build 18:
==> flow/design.v <==
module unsigned_nonrestoring #(
    parameter int WIDTH = 32
) (
    input logic go,
    input logic[WIDTH-1:0] divisor,
    input logic[WIDTH-1:0] dividend,
    input logic clk, rst,
    output logic done,
    output logic[WIDTH-1:0] quotient,
    output logic[WIDTH-1:0] remainder,
    output logic divide_by_zero
);
typedef enum logic [1:0] {
    WAIT,
    COMPUTE,
    DONE
} state_t;
state_t next_state, state_R;
logic[WIDTH-1:0] Q_R, next_Q, quotient_R, next_quotient, remainder_R, next_remainder;
logic[WIDTH:0] A_R, next_A, B_R, next_B, B_twos_comp_R, next_B_twos_comp;
logic[$clog2(WIDTH):0] Count_R, next_Count;
logic done_R, next_done;
logic divide_by_zero_R, next_divide_by_zero;
assign done = done_R;
assign divide_by_zero = divide_by_zero_R;
assign quotient = quotient_R;
assign remainder = remainder_R;
always_ff @(posedge clk or posedge rst) begin
    if(rst) begin
        state_R <= WAIT;
        Q_R <= '0;
        A_R <= '0;
        B_R <= '0;
        B_twos_comp_R <= '0;
        Count_R <= '0;
        quotient_R <= '0;
        remainder_R <= '0;
        done_R <= 1'b0;
        divide_by_zero_R <= 1'b0;
    end
    else begin
        state_R <= next_state;
        Q_R <= next_Q;
        A_R <= next_A;
        B_R <= next_B;
        B_twos_comp_R <= next_B_twos_comp;
        Count_R <= next_Count;
        quotient_R <= next_quotient;
        remainder_R <= next_remainder;
        done_R <= next_done;
        divide_by_zero_R <= next_divide_by_zero;
    end
end 
logic[WIDTH:0] A_temp;
always_comb begin
    logic[WIDTH:0] one;
    one = 1;
    A_temp = '0;
    next_Q = Q_R;
    next_A = A_R;
    next_B = B_R;
    next_B_twos_comp = B_twos_comp_R;
    next_Count = Count_R;
    next_remainder = remainder_R;
    next_quotient = quotient_R;
    next_state = state_R;
    next_divide_by_zero = divide_by_zero_R;
    next_done = done_R;
    case(state_R)
        WAIT: begin
            if (go) begin
                if(divisor == 0) begin
                    next_state = DONE;
                    next_done = 1'b1;
                    next_divide_by_zero = 1'b1;
                end
                else begin
                    next_A = '0;
                    next_B = {1'b0,divisor};
                    next_B_twos_comp = ~next_B + one;
                    next_Q = dividend;
                    next_Count = WIDTH;
                    next_state = COMPUTE;
                end
            end
        end
        COMPUTE: begin
            if(A_R[WIDTH]) begin
                A_temp = {A_R[WIDTH-1:0], Q_R[WIDTH-1]};
                next_A = A_temp + B_R;
            end else begin
                A_temp = {A_R[WIDTH-1:0], Q_R[WIDTH-1]};
                next_A = A_temp + B_twos_comp_R;
            end
            next_Q = {Q_R[WIDTH-2:0],~next_A[WIDTH]};
            next_Count = Count_R - 1;
            if(next_Count == 0) begin 
                next_state = DONE;
                if(next_A[WIDTH]) next_remainder = next_A[WIDTH-1:0] + B_R;
                else next_remainder = next_A[WIDTH-1:0];
                next_quotient = next_Q[WIDTH-1:0];
                next_done = 1;
            end
        end
        DONE: begin
            next_done = 0;
            next_divide_by_zero = 1'b0;
            next_state = WAIT;
        end
    endcase
end
endmodule
clock: 9.94 ns
lec_check: 0
cap_margin: 20
cell_pad_in_sites_detail_placement: 1
cell_pad_in_sites_global_placement: 1
core_margin: 9
core_utilization: 40
cts_cluster_diameter: 48
gpl_routability_driven: 1
max_routing_layer: met5
min_routing_layer: met2
slew_margin: 20
tns_end_percent: 100
run.sh (not shown) runs the stock make flow with config.mk's settings and CLKGATE_MAP_FILE=.
The following lists how build 7 was set up differently from build 18:
Settings: a change of CORE_MARGIN from 9 to 2; a deleted CELL_PAD_IN_SITES_GLOBAL_PLACEMENT that had been 1; a deleted GPL_ROUTABILITY_DRIVEN that had been 1; a deleted MAX_ROUTING_LAYER that had been met5; a change of CORE_UTILIZATION from 40 to 38; a deleted CTS_CLUSTER_DIAMETER that had been 48; a deleted CELL_PAD_IN_SITES_DETAIL_PLACEMENT that had been 1; a deleted TNS_END_PERCENT that had been 100; a deleted MIN_ROUTING_LAYER that had been met2; a change of the clock period (ns, I/O delays scaled along) from 9.94 to 6.33.
==> results <==
The standard cell with the maximum stage delay on the critical path comes out or4_1 in one run and dfrtp_1 in the other, namely in build 7 and build 18 respectively.
STATUS register-to-register path setup slack: build 7 loses against build 18
Going from build 18 to build 7, cell count after placement higher; worst hold-check slack went down by 0.015 ns.
| last weighted congestion value of the routability-driven placer | build 7 vs build 18 | ≈ equal |
Fmax | build 7 vs build 18 | build 7 faster
Compared build 7 vs build 18, and post-layout utilization of the core is down in build 7.
Total wirelength of the detailed-routed design on build 7 is down relative to build 18.
Edits applied to the flow inputs when going from build 7 to build 62:
Settings: swapping 38 for 66 in CORE_UTILIZATION; putting CTS_CLUSTER_SIZE at 40 where nothing was set; swapping 6.33 for 4.65 in the clock period (ns, I/O delays scaled along).
==> results <==
In build 62 the implementation completed, yet the final layout does not meet the checks, the culprit being setup timing. From build 7 to build 62 the numbers moved as follows: clock network area share moved down; sequential share of layout area moved down. [compare] base=build 7 new=build 62: via count saw an increase, non-clock buffer count now larger, wire length per cell grew by 14 µm, aggregate routed wire length rose about 80%.
